## amber_mul
module amber_mul (
input                       i_clk,
input                       i_rst,           
input                       i_start,
input                       i_accumulate,    
input       [31:0]          i_a,             
input       [31:0]          i_b,             
input       [31:0]          i_c,             
output                      o_ready,
output                      o_done,
output      [31:0]          o_result,
output      [1:0]           o_flags          
);
Size in the first run: roughly 140 flip-flops, about 140 I/O pins, roughly 10,000 µm² of cells after synthesis.
clock: 4.63 ns
lec_check: 0
cap_margin: 20
core_margin: 2
core_utilization: 72
cts_cluster_diameter: 191
cts_cluster_size: 35
place_density: 0.81
slew_margin: 20
run.sh (not shown) runs the stock make flow with config.mk's settings and CLKGATE_MAP_FILE=.
The baseline finished with setup timing left.
Change:
CORE_UTILIZATION = 50   (was 72)
CTS_CLUSTER_DIAMETER = not set   (was 191)
CTS_CLUSTER_SIZE = not set   (was 35)
PLACE_DENSITY = not set   (was 0.81)
clock period = 2.72 ns   (was 4.63 ns; I/O delays follow)
=> The changed run finished with setup timing left; power increases by well over a third; final area increases by about a fifth; core utilization decreases by 16 points; flip-flop count stays the same.
Change:
CAP_MARGIN = 40   (was 20)
CORE_UTILIZATION = 69   (was 50)
PLACE_DENSITY = 0.6   (was not set)
clock period = 4.44 ns   (was 2.72 ns; I/O delays follow)
=> The new run finished with setup timing left. Clock power falls by well over a third. Final cell count shrinks by about a fifth. Fmax goes down by a few percent. Critical path depth went up by 1.
Change:
CORE_UTILIZATION = 40   (was 69)
GPL_ROUTABILITY_DRIVEN = 0   (was not set)
PLACE_DENSITY = not set   (was 0.6)
clock period = 5.0 ns   (was 4.44 ns; I/O delays follow)
Result: Now the flow completed without violations; worst setup slack improves by 0.57 ns; via count falls by about a fifth; sequential power falls by roughly a tenth; worst hold slack barely changes; utilization falls by 40 points; fmax hardly moves; routed wire length falls by about a fifth; cell count rises by a few percent; clock power falls by a few percent; die size rises by well over a third.

========
== build 3 ==
Starting RTL as in the previous note.
clock: 5.22 ns
lec_check: 0
abc_area: 1
cap_margin: 20
cell_pad_in_sites_detail_placement: 0
core_margin: 6
core_utilization: 21
cts_cluster_size: 89
gpl_timing_driven: 0
hold_slack_margin: 0.21
max_routing_layer: met4
place_density: 0.36
setup_slack_margin: -0.36
slew_margin: 30
tns_end_percent: 35
Modified inputs, build 84 compared to build 3
# build 3
export LEC_CHECK = 0
export ABC_AREA = 1
export CAP_MARGIN = 20
export CELL_PAD_IN_SITES_DETAIL_PLACEMENT = 0
export CORE_MARGIN = 6
export CORE_UTILIZATION = 21
export CTS_CLUSTER_SIZE = 89
export GPL_TIMING_DRIVEN = 0
export HOLD_SLACK_MARGIN = 0.21
export MAX_ROUTING_LAYER = met4
export PLACE_DENSITY = 0.36
export SETUP_SLACK_MARGIN = -0.36
export SLEW_MARGIN = 30
export TNS_END_PERCENT = 35
create_clock -name core_clock -period 5.22 [get_ports {i_clk}]
# build 84
export LEC_CHECK = 0
export ABC_AREA = 1
export CAP_MARGIN = 20
export CORE_MARGIN = 2
export CORE_UTILIZATION = 72
export MAX_ROUTING_LAYER = met4
export PLACE_DENSITY_LB_ADDON = 0.02
export SETUP_SLACK_MARGIN = 0.85
export SLEW_MARGIN = 20
create_clock -name core_clock -period 2.88 [get_ports {i_clk}]
### Flow results
- Of build 3 and build 84, only build 3 finishes the flow clean.
- Area of the mapped netlist came out exactly the same in build 3 and build 84.
- Across both runs, pre-placement core utilization was higher for build 84 than for build 3.
- Comparing build 84 against build 3, there is no change at all in number of cells produced by synthesis.
- Build 84 vs. build 3: count of buffers inserted at the top-level ports now sits higher, overall die height fell by about 47%, number of placed cells counting well taps lost 379, standard cell core area fell 71%.
- Build 84 vs. build 3: die area dropped about 70%, placed cell area climbed about 5%.
[inputs] build 70 vs build 84
# build 84
export LEC_CHECK = 0
export ABC_AREA = 1
export CAP_MARGIN = 20
export CORE_MARGIN = 2
export CORE_UTILIZATION = 72
export MAX_ROUTING_LAYER = met4
export PLACE_DENSITY_LB_ADDON = 0.02
export SETUP_SLACK_MARGIN = 0.85
export SLEW_MARGIN = 20
create_clock -name core_clock -period 2.88 [get_ports {i_clk}]
# build 70
export LEC_CHECK = 0
export CAP_MARGIN = 20
export CORE_MARGIN = 2
export CORE_UTILIZATION = 60
export SLEW_MARGIN = 20
create_clock -name core_clock -period 2.71 [get_ports {i_clk}]
## What came out
- STATUS run=build 70 STAGES=ALL_DONE FINAL_CHECKS=FAILED CAUSE=negative setup slack
- Build 70 vs build 84 — area share of fa/ha/maj cells after synthesis rose 0.69 points.
- What build 84 reported for synthesized cell count has to be multiplied by 0.68 to get the figure for build 70.
- Taking build 84 as the reference point, the area fraction in mux cells of build 70 rises by 4.1 points.
### build 70 -> build 79
# build 70
export LEC_CHECK = 0
export CAP_MARGIN = 20
export CORE_MARGIN = 2
export CORE_UTILIZATION = 60
export SLEW_MARGIN = 20
create_clock -name core_clock -period 2.71 [get_ports {i_clk}]
# build 79
export LEC_CHECK = 0
export CAP_MARGIN = 20
export CORE_MARGIN = 2
export CORE_UTILIZATION = 58
export PLACE_DENSITY = 0.81
export SETUP_SLACK_MARGIN = 0.8
export SLEW_MARGIN = 20
create_clock -name core_clock -period 2.71 [get_ports {i_clk}]
Notes after the runs:
Comparing the two runs side by side, build 79 comes out behind build 70 on worst setup slack after placement. On number of enable-type register cells in the synthesized netlist, build 70 and build 79 are basically level. Build 79 is listed as incomplete: the tool reported an error in global routing (5_1_grt) and the run ended there. The total instance count after detailed placement of build 70 and that of build 79 are within noise of each other. On average instance area after synthesis, build 70 and build 79 are neck and neck.

========
amber_mul again, from the RTL that the note above started with.
make LEC_CHECK=0 CAP_MARGIN=20 CELL_PAD_IN_SITES_DETAIL_PLACEMENT=2 CELL_PAD_IN_SITES_GLOBAL_PLACEMENT=1 CORE_MARGIN=3 CORE_UTILIZATION=40 GPL_TIMING_DRIVEN=0 MAX_ROUTING_LAYER=met4 PLACE_DENSITY_LB_ADDON=0.03 SETUP_SLACK_MARGIN=0.35 SLEW_MARGIN=40 TNS_END_PERCENT=95 finish   # period 2.88 ns
The starting point did not get past global routing (5_1_grt).
Then changed:
Settings changed: CELL_PAD_IN_SITES_DETAIL_PLACEMENT 2 to not set, CELL_PAD_IN_SITES_GLOBAL_PLACEMENT 1 to not set, CORE_MARGIN 3 to 2, MAX_ROUTING_LAYER met4 to not set, PLACE_DENSITY_LB_ADDON 0.03 to 0.23, SLEW_MARGIN 40 to 20, TNS_END_PERCENT 95 to not set.
Clock period 2.88 ns to 5.0 ns, I/O delays scaled along.
Result:
- The changed run reached the layout checks and failed them: setup timing
- die area fell by 2.4%
- area after synthesis does not change
- synthesized cell count is unchanged
Then changed:
Settings changed: CELL_PAD_IN_SITES_GLOBAL_PLACEMENT set to 3, CORE_ASPECT_RATIO set to 0.5, CORE_MARGIN 2 to 7, CTS_CLUSTER_DIAMETER set to 318, CTS_CLUSTER_SIZE set to 49, GPL_TIMING_DRIVEN 0 to not set, PLACE_DENSITY set to 0.35, PLACE_DENSITY_LB_ADDON 0.23 to not set, SETUP_SLACK_MARGIN 0.35 to not set.
Result: The new run ran to the end with no violations; sequential share of layout area grows by 1.8 points; cell count shrinks by a few percent; non-clock buffer count shrinks by 60; worst setup slack gets better by 0.37 ns; power shrinks slightly.
Then changed:
Settings changed: CELL_PAD_IN_SITES_GLOBAL_PLACEMENT 3 to not set, CORE_ASPECT_RATIO 0.5 to not set, CORE_MARGIN 7 to 2, CTS_CLUSTER_DIAMETER 318 to not set, CTS_CLUSTER_SIZE 49 to not set, PLACE_DENSITY 0.35 to 0.6.
Utilization came out lower by 0.61 points.
Worst hold slack hardly moves.
Synthesized cell count does not change.
Cell count drops by 1.7%.
Final area went down by 1.3%.
Then changed:
Settings changed: CORE_ASPECT_RATIO set to 1.31, CORE_MARGIN 2 to 7, CTS_CLUSTER_DIAMETER set to 318, CTS_CLUSTER_SIZE set to 49, PLACE_DENSITY 0.6 to not set.
Outcome:
- synthesized cell count is unchanged
- clock power falls by about 10%
- area after synthesis does not change
- non-clock buffer count falls by 5
- clock skew barely changes
- design area falls by 0.93%
- count of clock-buffer cells in the layout falls by 2
- die area rises by 13%
- hold slack gets better by 0.0079 ns
Then changed:
Settings changed: CAP_MARGIN 20 to 0, CELL_PAD_IN_SITES_GLOBAL_PLACEMENT set to 0, CORE_ASPECT_RATIO 1.31 to 1.09, CORE_MARGIN 7 to 2, CORE_UTILIZATION 40 to 53, CTS_CLUSTER_DIAMETER 318 to 59, CTS_CLUSTER_SIZE 49 to 23, GPL_ROUTABILITY_DRIVEN set to 0, MAX_ROUTING_LAYER set to met4.
What happened:
- non-clock buffer count is higher by 2
- clock-buffer cell count is lower by 4
- wire length is lower by 1.2%
Power is estimated from default activity; no workload was simulated.
